==> v24: inputs <==
==> flow/design.v (excerpt) <==
module calc_mvd_cost (
    input                       ap_clk,
    input                       ap_rst,
    input                       ap_start,
    input                       ap_ce,
    output logic                ap_done,
    output logic                ap_ready,
    output logic                ap_idle,
    input        [31:0]         x,
    input        [31:0]         y,
    input        [31:0]         mv_shift,
    input        [15:0]         mv_cand_0,
    input        [15:0]         mv_cand_1,
    input        [15:0]         mv_cand_2,
    input        [15:0]         mv_cand_3,
    output logic [63:0]         bitcost,
    output logic                bitcost_ap_vld,
    input        [63:0]         lambda_sqrt_integer_int64,
    input        [63:0]         lambda_sqrt_decimal_int64,
    output logic [63:0]         mvd_cost_int64,
    output logic                mvd_cost_int64_ap_vld
);
Settings: LEC_CHECK=0, CAP_MARGIN=20, CELL_PAD_IN_SITES_GLOBAL_PLACEMENT=3, CORE_MARGIN=2, CORE_UTILIZATION=40, CTS_CLUSTER_SIZE=28, GPL_ROUTABILITY_DRIVEN=0, GPL_TIMING_DRIVEN=1, MIN_ROUTING_LAYER=met1, SETUP_SLACK_MARGIN=0.17, SLEW_MARGIN=40, TNS_END_PERCENT=10; clock period 9.0 ns.
run.sh (not shown) runs the stock make flow with config.mk's settings and CLKGATE_MAP_FILE=.
==> v35: changes against v24 <==
==> flow/config.mk (replaced) <==
export PLATFORM = sky130hd
export DESIGN_NAME = calc_mvd_cost
export DESIGN_NICKNAME = calc_mvd_cost
export VERILOG_FILES = /design/flow/design.v
export SDC_FILE = /design/flow/constraint.sdc
export NUM_CORES = 4
export LEC_CHECK = 0
export ABC_AREA = 1
export CAP_MARGIN = 20
export CORE_ASPECT_RATIO = 0.97
export CORE_MARGIN = 2
export CORE_UTILIZATION = 40
export SLEW_MARGIN = 5
==> v21: changes against v24 <==
==> flow/config.mk (replaced) <==
export PLATFORM = sky130hd
export DESIGN_NAME = calc_mvd_cost
export DESIGN_NICKNAME = calc_mvd_cost
export VERILOG_FILES = /design/flow/design.v
export SDC_FILE = /design/flow/constraint.sdc
export NUM_CORES = 4
export LEC_CHECK = 0
export CAP_MARGIN = 20
export CORE_MARGIN = 2
export CORE_UTILIZATION = 58
export SLEW_MARGIN = 20
==> flow/constraint.sdc (replaced) <==
create_clock -name core_clock -period 4.52 [get_ports {ap_clk}]
set_input_delay 0.9040 -clock core_clock [delete_from_list [all_inputs] [get_ports {ap_clk}]]
set_output_delay 0.9040 -clock core_clock [all_outputs]
set_load 0.01 [all_outputs]
==> results <==
item                                                                         v21                       v24                       v35
Uppermost metal layer occupied by signal nets                               met4                      met5                      met5
Post-Synthesis Mean Instance Area                                       9.12 um2                  9.12 um2                  6.81 um2
Data arrival time of the critical path                                   7.56 ns                   8.58 ns                   8.36 ns
Count of clock buffers in the final design                                    74                        74                        68
Largest stage delay, worst path                                          0.55 ns                   0.89 ns                   0.68 ns
Critical Path Slowest Stage Cell                           sky130_fd_sc_hd__fa_1  sky130_fd_sc_hd__dfrtp_2  sky130_fd_sc_hd__dfrtp_2
WP depth                                                                      32                        27                        32
Run status                                            complete, but fails checks            finished clean            finished clean
Violated checks                                             negative setup slack                         -                         -
Net load switching power                                                 20.9 mW                   7.92 mW                   5.02 mW
Comb. pwr                                                                37.5 mW                   11.8 mW                   5.72 mW
Number of signal-net inverters in the final layout                           599                       599                     1,314
GR Util All Layers                                                         33.3%                     22.3%                     22.3%
Clock-cell share of area                                                   2.62%                     3.53%                     3.45%
Count of endpoints failing setup in the final report                          61                         0                         0

---

==> exp/ember: inputs <==
calc_mvd_cost again, from the RTL that the note above started with.
clock: 6.88 ns
lec_check: 0
cap_margin: 20
core_aspect_ratio: 1.66
core_margin: 2
core_utilization: 72
cts_cluster_diameter: 32
cts_cluster_size: 36
gpl_routability_driven: 1
gpl_timing_driven: 1
hold_slack_margin: -0.1
place_density: 0.71
setup_slack_margin: -0.52
slew_margin: 15
==> exp/cedar (differences from exp/ember) <==
Settings changed: ABC_AREA from default to 1, CELL_PAD_IN_SITES_DETAIL_PLACEMENT from default to 2, CORE_ASPECT_RATIO 1.66 to 0.97, CORE_UTILIZATION 72 to 58, CTS_CLUSTER_DIAMETER 32 to 398, CTS_CLUSTER_SIZE 36 to 54, GPL_ROUTABILITY_DRIVEN 1 to 0, GPL_TIMING_DRIVEN 1 to 0, HOLD_SLACK_MARGIN -0.1 to default, PLACE_DENSITY 0.71 to default, SETUP_SLACK_MARGIN -0.52 to default, SLEW_MARGIN 15 to 10.
==> flow/constraint.sdc (replaced) <==
create_clock -name core_clock -period 9.0 [get_ports {ap_clk}]
set_input_delay 1.8000 -clock core_clock [delete_from_list [all_inputs] [get_ports {ap_clk}]]
set_output_delay 1.8000 -clock core_clock [all_outputs]
set_load 0.01 [all_outputs]
==> results <==
Share of the synthesized area in the top cell type: exp/cedar 21.6%; exp/ember 22.5%
Synth Area per Inst: exp/cedar 6.81 µm²; exp/ember 9.12 µm²
Initial core utilization: exp/cedar 58.6%; exp/ember 72.5%
MUX area fraction: exp/cedar 0.152%; exp/ember 11.5%
X dimension of the die: exp/cedar 310 µm; exp/ember 210 µm
Result of the run: exp/cedar aborted with a tool error; exp/ember aborted with a tool error
Failing step: exp/cedar detailed placement; exp/ember global routing
Die boundary height: exp/cedar 301 µm; exp/ember 345 µm
Aoi share: exp/cedar 10.2%; exp/ember 14.4%
Sequential-to-total area share from yosys stat: exp/cedar 21.7%; exp/ember 22.5%
Most frequently used cell type in the post-synthesis netlist: exp/cedar sky130_fd_sc_hd__nand2_1; exp/ember sky130_fd_sc_hd__ha_1
Core area: exp/cedar 89,700 µm²; exp/ember 69,800 µm²
Synthesized-area fraction occupied by and/or/nand/nor cells: exp/cedar 28.4%; exp/ember 15.2%
Synth unique cells: exp/cedar 73; exp/ember 103
Total number of placement rows: exp/cedar 108; exp/ember 125
Xor/xnor cell area share of the yosys netlist: exp/cedar 3.18%; exp/ember 4.49%
Yosys Instances: exp/cedar 7,726; exp/ember 5,545
Overall chip area: exp/cedar 93,100 µm²; exp/ember 72,400 µm²
Adder and majority gate portion of the synthesized area: exp/cedar 23.7%; exp/ember 24.6%
Post-synthesis chip area from yosys: exp/cedar 52,600 µm²; exp/ember 50,600 µm²
Cell count after synthesis: exp/cedar 7,726; exp/ember 5,545

---

==> inputs of 05-16 <==
calc_mvd_cost again, from the RTL that the note above started with.
export LEC_CHECK = 0
export CAP_MARGIN = 20
export CORE_MARGIN = 2
export CORE_UTILIZATION = 72
export CTS_CLUSTER_DIAMETER = 95
export SLEW_MARGIN = 20
create_clock -name core_clock -period 6.29 [get_ports {ap_clk}]
==> 03-19: changes against 05-16 <==
Settings changed: CORE_UTILIZATION 72 to 40, CTS_CLUSTER_DIAMETER 95 to unset, GPL_TIMING_DRIVEN set to 0, HOLD_SLACK_MARGIN set to 0.06, SETUP_SLACK_MARGIN set to 0.17, SLEW_MARGIN 20 to 40.
==> flow/constraint.sdc (replaced) <==
create_clock -name core_clock -period 9.0 [get_ports {ap_clk}]
set_input_delay 1.8000 -clock core_clock [delete_from_list [all_inputs] [get_ports {ap_clk}]]
set_output_delay 1.8000 -clock core_clock [all_outputs]
set_load 0.01 [all_outputs]
==> 05-01: changes against 05-16 <==
Settings changed: CORE_UTILIZATION 72 to 40, CTS_CLUSTER_DIAMETER 95 to unset, SETUP_SLACK_MARGIN set to 2.08.
==> flow/constraint.sdc (replaced) <==
create_clock -name core_clock -period 8.14 [get_ports {ap_clk}]
set_input_delay 1.6280 -clock core_clock [delete_from_list [all_inputs] [get_ports {ap_clk}]]
set_output_delay 1.6280 -clock core_clock [all_outputs]
set_load 0.01 [all_outputs]
==> 02-15: changes against 05-16 <==
Settings changed: CORE_UTILIZATION 72 to 40, CTS_CLUSTER_DIAMETER 95 to unset, CTS_CLUSTER_SIZE set to 37, GPL_TIMING_DRIVEN set to 1, HOLD_SLACK_MARGIN set to 0.06, SETUP_SLACK_MARGIN set to 0.17, SLEW_MARGIN 20 to 40, TNS_END_PERCENT set to 10.
==> flow/constraint.sdc (replaced) <==
create_clock -name core_clock -period 9.0 [get_ports {ap_clk}]
set_input_delay 1.8000 -clock core_clock [delete_from_list [all_inputs] [get_ports {ap_clk}]]
set_output_delay 1.8000 -clock core_clock [all_outputs]
set_load 0.01 [all_outputs]
==> results <==
quantity	05-01	05-16	02-15	03-19
Data-path buffer share of cell area in the final layout	8.61%	-	5.68%	8.08%
Sequential Power Share	14.3%	-	17.9%	17.2%
Iteration-0 DRC Markers	2,678	-	2,499	2,854
DR DRC count	0	-	0	0
Inverter tally of the final layout excluding the clock network	599	-	599	599
Insertion delay to the later sink of the worst-skew pair	0.67 ns	-	0.65 ns	0.67 ns
Number of max-slew violations in the final report	0	-	0	0
Sum of negative setup slack	0 ns	-	0 ns	0 ns
Maximum fanout encountered on the critical timing path	5	-	29	10
Share of total power consumed by net switching	44.1%	-	45.0%	46.6%
Least setup slack across all paths after layout	1.15 ns	-	0.983 ns	0.521 ns
Max VDD drop	444 uV	-	290 uV	262 uV
Type of the worst min-delay path	reg -> reg	-	reg -> reg	reg -> reg
Final Non-Filler Cells	7,618	-	7,400	7,667
Status	timing/DRC/antenna clean	did not finish	timing/DRC/antenna clean	timing/DRC/antenna clean
Failing step	-	global routing (5_1_grt)	-	-
Growth of design area from synthesis to finish	22.3%	-	12.3%	15.3%
Buffers plus inverters on the worst setup path	7	-	5	7
Routed length on met2	68,000 um	-	64,200 um	75,000 um

---

==> inputs of trial 53 <==
Starting RTL as in the previous note.
Settings: LEC_CHECK=0, CAP_MARGIN=0, CORE_MARGIN=2, CORE_UTILIZATION=72, CTS_CLUSTER_DIAMETER=30, CTS_CLUSTER_SIZE=34, SLEW_MARGIN=20; clock period 6.83 ns.
==> trial 98: changes against trial 53 <==
Settings changed: CAP_MARGIN 0 to 20, CORE_UTILIZATION 72 to 70, CTS_CLUSTER_DIAMETER 30 to not set, CTS_CLUSTER_SIZE 34 to 51, SETUP_SLACK_MARGIN set to 1.84.
==> flow/constraint.sdc (replaced) <==
create_clock -name core_clock -period 6.56 [get_ports {ap_clk}]
set_input_delay 1.3120 -clock core_clock [delete_from_list [all_inputs] [get_ports {ap_clk}]]
set_output_delay 1.3120 -clock core_clock [all_outputs]
set_load 0.01 [all_outputs]
==> qor summary <==
                                                           trial 98        trial 53
Result of the run                                    did not finish  did not finish
Failing step                                         global routing  global routing
Number of buffers created by CTS                                 50              96
Core Box Area                                          71,500 sq um    69,800 sq um
Total cell area at the placement stage                 57,600 sq um    56,200 sq um
Gpl congestion                                                0.984            1.02
Placed cell count                                             6,941           6,869
CTS resizes                                                     347             249
H-tree depth                                                      2               3
Half-perimeter wire length after detailed placement      113,000 um      115,000 um
Floorplan-stage core utilization                              70.7%           72.5%
Chip Area                                              74,400 sq um    72,400 sq um
Vertical die size                                            273 um          269 um
# rows                                                           98              97

---

==> run a <==
==> flow/design.v <==
module calc_mvd_cost (
    input                       ap_clk,
    input                       ap_rst,
    input                       ap_start,
    input                       ap_ce,
    output logic                ap_done,
    output logic                ap_ready,
    output logic                ap_idle,
    input        [31:0]         x,
    input        [31:0]         y,
    input        [31:0]         mv_shift,
    input        [15:0]         mv_cand_0,
    input        [15:0]         mv_cand_1,
    input        [15:0]         mv_cand_2,
    input        [15:0]         mv_cand_3,
    output logic [63:0]         bitcost,
    output logic                bitcost_ap_vld,
    input        [63:0]         lambda_sqrt_integer_int64,
    input        [63:0]         lambda_sqrt_decimal_int64,
    output logic [63:0]         mvd_cost_int64,
    output logic                mvd_cost_int64_ap_vld
);
    localparam LAMBDA_DECIMAL_SHIFT_BITS = 14;
    localparam CTX_FRAC_BITS = 15;
    logic [31:0] x_shifted, y_shifted;
    logic [63:0] lambda_sqrt_integer_reg, lambda_sqrt_decimal_reg;
    logic [63:0] lambda_sqrt_integer_s2, lambda_sqrt_decimal_s2;
    logic [63:0] lambda_sqrt_integer_s3, lambda_sqrt_decimal_s3;
    logic [15:0] mv_cand_reg[4];
    logic [3:0] pipeline_valid;
    logic same_cand;
    logic [63:0] cand1_cost, cand2_cost;
    logic [63:0] selected_cost;
    logic [63:0] bitcost_s3;
    logic [63:0] cost_mult_lambda_int;
    logic [63:0] cost_mult_lambda_dec;
    logic ap_idle_r;
    logic ap_done_r;
    always_ff @(posedge ap_clk or posedge ap_rst) begin
        if (ap_rst) begin
            ap_idle_r <= 1'b1;
            ap_done_r <= 1'b0;
            x_shifted <= 32'b0;
            y_shifted <= 32'b0;
            lambda_sqrt_integer_reg <= 64'b0;
            lambda_sqrt_decimal_reg <= 64'b0;
            mv_cand_reg[0] <= 16'b0;
            mv_cand_reg[1] <= 16'b0;
            mv_cand_reg[2] <= 16'b0;
            mv_cand_reg[3] <= 16'b0;
            pipeline_valid[0] <= 1'b0;
            same_cand <= 1'b0;
            cand1_cost <= 64'b0;
            cand2_cost <= 64'b0;
            lambda_sqrt_integer_s2 <= 64'b0;
            lambda_sqrt_decimal_s2 <= 64'b0;
            pipeline_valid[1] <= 1'b0;
            selected_cost <= 0;
            lambda_sqrt_integer_s3 <= 64'b0;
            lambda_sqrt_decimal_s3 <= 64'b0;
            pipeline_valid[2] <= 1'b0;
            bitcost_s3 <= 64'b0;
            cost_mult_lambda_int <= 64'b0;
            cost_mult_lambda_dec <= 64'b0;
            pipeline_valid[3] <= 1'b0;
            bitcost <= 64'b0;
            bitcost_ap_vld <= 1'b0;
            mvd_cost_int64 <= 64'b0;
            mvd_cost_int64_ap_vld <= 1'b0;
        end
        else if (ap_ce) begin
            ap_idle_r <= ap_idle;
            ap_done_r <= ap_done;
            if (ap_start) begin
                x_shifted <= x << mv_shift;
                y_shifted <= y << mv_shift;
                lambda_sqrt_integer_reg <= lambda_sqrt_integer_int64;
                lambda_sqrt_decimal_reg <= lambda_sqrt_decimal_int64;
                mv_cand_reg[0] <= mv_cand_0;
                mv_cand_reg[1] <= mv_cand_1;
                mv_cand_reg[2] <= mv_cand_2;
                mv_cand_reg[3] <= mv_cand_3;
                pipeline_valid[0] <= 1'b1;
            end
            else begin
                pipeline_valid[0] <= 1'b0;
            end
            pipeline_valid[1] <= pipeline_valid[0];
            lambda_sqrt_integer_s2 <= lambda_sqrt_integer_reg;
            lambda_sqrt_decimal_s2 <= lambda_sqrt_decimal_reg;
                same_cand <= (mv_cand_reg[0] == mv_cand_reg[2]) && (mv_cand_reg[1] == mv_cand_reg[3]);
                cand1_cost <= get_mvd_coding_cost(
                    $signed(x_shifted) - $signed(mv_cand_reg[0]),
                    $signed(y_shifted) - $signed(mv_cand_reg[1])
                );
                cand2_cost <= get_mvd_coding_cost(
                    $signed(x_shifted) - $signed(mv_cand_reg[2]),
                    $signed(y_shifted) - $signed(mv_cand_reg[3])
                );
            pipeline_valid[2] <= pipeline_valid[1];
            lambda_sqrt_integer_s3 <= lambda_sqrt_integer_s2;
            lambda_sqrt_decimal_s3 <= lambda_sqrt_decimal_s2;
                if (same_cand) begin
                    selected_cost <= cand1_cost;
                end
                else begin
                    selected_cost <= (cand2_cost < cand1_cost) ? cand2_cost : cand1_cost;
                end
            pipeline_valid[3] <= pipeline_valid[2];
                bitcost_s3 <= selected_cost;
                cost_mult_lambda_int <= selected_cost * lambda_sqrt_integer_s3;
                cost_mult_lambda_dec <= selected_cost * lambda_sqrt_decimal_s3;
            bitcost_ap_vld <= pipeline_valid[3];
            mvd_cost_int64_ap_vld <= pipeline_valid[3];
                bitcost <= bitcost_s3;
                mvd_cost_int64 <= cost_mult_lambda_int + (cost_mult_lambda_dec >> LAMBDA_DECIMAL_SHIFT_BITS);
        end
    end
    assign ap_ready = 1'b1;
    assign ap_done  = mvd_cost_int64_ap_vld;
    always_comb begin
        ap_idle = ap_idle_r;
        if (ap_start && ap_ce) begin
            ap_idle = 0;
        end
        else if (ap_done_r && ap_ce) begin
            ap_idle = 1;
        end
    end
    function automatic logic [63:0] get_mvd_coding_cost(input logic signed [31:0] mvd_hor, input logic signed [31:0] mvd_ver);
        logic [63:0] bitcost_temp;
        logic [63:0] x_abs, y_abs;
        logic [63:0] Q;
        logic [63:0] a, b;
        bitcost_temp = 64'd4 << CTX_FRAC_BITS;
        x_abs = (mvd_hor < 0) ? -mvd_hor : mvd_hor;
        y_abs = (mvd_ver < 0) ? -mvd_ver : mvd_ver;
        Q = 64'd1 << CTX_FRAC_BITS;
        bitcost_temp += (x_abs == 1) ? Q : 64'b0;
        bitcost_temp += (y_abs == 1) ? Q : 64'b0;
        a = get_ep_ex_golomb_bitcost_withpow(x_abs);
        b = get_ep_ex_golomb_bitcost_withpow(y_abs);
        get_mvd_coding_cost = ((a + b + bitcost_temp) >> CTX_FRAC_BITS) << 34;
    endfunction
    function automatic logic [63:0] get_ep_ex_golomb_bitcost_withpow(input logic [63:0] symbol);
        if (symbol >= 32768)
            get_ep_ex_golomb_bitcost_withpow = 64'd983040;
        else if (symbol >= 16384)
            get_ep_ex_golomb_bitcost_withpow = 64'd917504;
        else if (symbol >= 8192)
            get_ep_ex_golomb_bitcost_withpow = 64'd851968;
        else if (symbol >= 4096)
            get_ep_ex_golomb_bitcost_withpow = 64'd786432;
        else if (symbol >= 2048)
            get_ep_ex_golomb_bitcost_withpow = 64'd720896;
        else if (symbol >= 1024)
            get_ep_ex_golomb_bitcost_withpow = 64'd655360;
        else if (symbol >= 512)
            get_ep_ex_golomb_bitcost_withpow = 64'd589824;
        else if (symbol >= 256)
            get_ep_ex_golomb_bitcost_withpow = 64'd524288;
        else if (symbol >= 128)
            get_ep_ex_golomb_bitcost_withpow = 64'd458752;
        else if (symbol >= 64)
            get_ep_ex_golomb_bitcost_withpow = 64'd393216;
        else if (symbol >= 32)
            get_ep_ex_golomb_bitcost_withpow = 64'd327680;
        else if (symbol >= 16)
            get_ep_ex_golomb_bitcost_withpow = 64'd262144;
        else if (symbol >= 8)
            get_ep_ex_golomb_bitcost_withpow = 64'd196608;
        else if (symbol >= 4)
            get_ep_ex_golomb_bitcost_withpow = 64'd131072;
        else if (symbol >= 2)
            get_ep_ex_golomb_bitcost_withpow = 64'd65536;
        else
            get_ep_ex_golomb_bitcost_withpow = 64'd0;
    endfunction
endmodule
==> flow/run.sh <==
#!/bin/bash
# the make line also repeats each setting of config.mk as NAME=value (left out here)
make -C /OpenROAD-flow-scripts/flow DESIGN_CONFIG=/design/flow/config.mk WORK_HOME=/design/flow/orfs CLKGATE_MAP_FILE= finish
==> flow/config.mk <==
export PLATFORM = sky130hd
export DESIGN_NAME = calc_mvd_cost
export DESIGN_NICKNAME = calc_mvd_cost
export VERILOG_FILES = /design/flow/design.v
export SDC_FILE = /design/flow/constraint.sdc
export NUM_CORES = 4
export LEC_CHECK = 0
export CAP_MARGIN = 20
export CORE_MARGIN = 2
export CORE_UTILIZATION = 72
export CTS_CLUSTER_SIZE = 51
export PLACE_DENSITY_LB_ADDON = 0.0
export SETUP_SLACK_MARGIN = 1.92
export SLEW_MARGIN = 20
==> flow/constraint.sdc <==
create_clock -name core_clock -period 6.56 [get_ports {ap_clk}]
set_input_delay 1.3120 -clock core_clock [delete_from_list [all_inputs] [get_ports {ap_clk}]]
set_output_delay 1.3120 -clock core_clock [all_outputs]
set_load 0.01 [all_outputs]
==> run b (differences from run a) <==
- CORE_UTILIZATION: 72 -> 65
- CTS_CLUSTER_SIZE: 51 -> unset
- PLACE_DENSITY_LB_ADDON: 0.0 -> unset
- SETUP_SLACK_MARGIN: 1.92 -> unset
==> flow/constraint.sdc (replaced) <==
create_clock -name core_clock -period 6.97 [get_ports {ap_clk}]
set_input_delay 1.3940 -clock core_clock [delete_from_list [all_inputs] [get_ports {ap_clk}]]
set_output_delay 1.3940 -clock core_clock [all_outputs]
set_load 0.01 [all_outputs]
==> run c (differences from run a) <==
- ABC_AREA: unset -> 1
- CELL_PAD_IN_SITES_DETAIL_PLACEMENT: unset -> 1
- CELL_PAD_IN_SITES_GLOBAL_PLACEMENT: unset -> 2
- CORE_ASPECT_RATIO: unset -> 1.55
- CORE_MARGIN: 2 -> 5
- CORE_UTILIZATION: 72 -> 58
- CTS_CLUSTER_DIAMETER: unset -> 398
- CTS_CLUSTER_SIZE: 51 -> 33
- GPL_ROUTABILITY_DRIVEN: unset -> 1
- GPL_TIMING_DRIVEN: unset -> 0
- PLACE_DENSITY_LB_ADDON: 0.0 -> unset
- SETUP_SLACK_MARGIN: 1.92 -> 0.43
- SLEW_MARGIN: 20 -> 30
==> flow/constraint.sdc (replaced) <==
create_clock -name core_clock -period 9.0 [get_ports {ap_clk}]
set_input_delay 1.8000 -clock core_clock [delete_from_list [all_inputs] [get_ports {ap_clk}]]
set_output_delay 1.8000 -clock core_clock [all_outputs]
set_load 0.01 [all_outputs]
==> run d (differences from run a) <==
- ABC_AREA: unset -> 1
- CTS_CLUSTER_DIAMETER: unset -> 95
- CTS_CLUSTER_SIZE: 51 -> 74
- PLACE_DENSITY_LB_ADDON: 0.0 -> unset
- SETUP_SLACK_MARGIN: 1.92 -> unset
==> flow/constraint.sdc (replaced) <==
create_clock -name core_clock -period 5.39 [get_ports {ap_clk}]
set_input_delay 1.0780 -clock core_clock [delete_from_list [all_inputs] [get_ports {ap_clk}]]
set_output_delay 1.0780 -clock core_clock [all_outputs]
set_load 0.01 [all_outputs]
==> qor summary <==
| item | run b | run c | run d | run a |
|---|---|---|---|---|
| Run status | complete, but fails checks | did not finish | did not finish | did not finish |
| Stage where the flow stopped | - | global placement without I/O (3_1_place_gp_skip_io) | global routing (5_1_grt) | global routing (5_1_grt) |
| Violated checks | negative setup slack | - | - | - |
| Area of the die | 80000 um^2 | 96900 um^2 | 75200 um^2 | 72400 um^2 |
| Xor/xnor share of the synthesized area | 4.49% | 3.18% | 3.18% | 4.49% |
| Synthesized cell area | 50600 um^2 | 52600 um^2 | 52600 um^2 | 50600 um^2 |
| Fraction of the mapped netlist area in simple logic gates | 15.2% | 28.4% | 28.4% | 15.2% |
| Distinct lib cells used | 103 | 73 | 73 | 103 |
| Cell area after placement | 56000 um^2 | - | 61700 um^2 | 57300 um^2 |
| Core footprint | 77200 um^2 | 90000 um^2 | 72600 um^2 | 69800 um^2 |
| I/O pin cnt | 425 | - | 425 | 425 |
| Gates resized, CTS repair | 93 | - | 517 | 332 |
| Chip Area, Yosys | 50600 um^2 | 52600 um^2 | 52600 um^2 | 50600 um^2 |
| Post-synthesis cell count | 5545 | 7726 | 7726 | 5545 |
| Hold-fix buffers at CTS | 0 | - | 0 | 0 |
| Gpl congestion | 0.972 | - | 1.01 | 1.01 |
| Area fraction in mux cells | 11.5% | 0.152% | 0.152% | 11.5% |
| Post-Synthesis Mean Instance Area | 9.12 um^2 | 6.81 um^2 | 6.81 um^2 | 9.12 um^2 |
| Fp util | 65.5% | 58.4% | 72.5% | 72.5% |
| Overall die height | 283 um | 385 um | 274 um | 269 um |
| Clock net sink count | 455 | - | 455 | 455 |
Power and IR drop assume default switching activity.
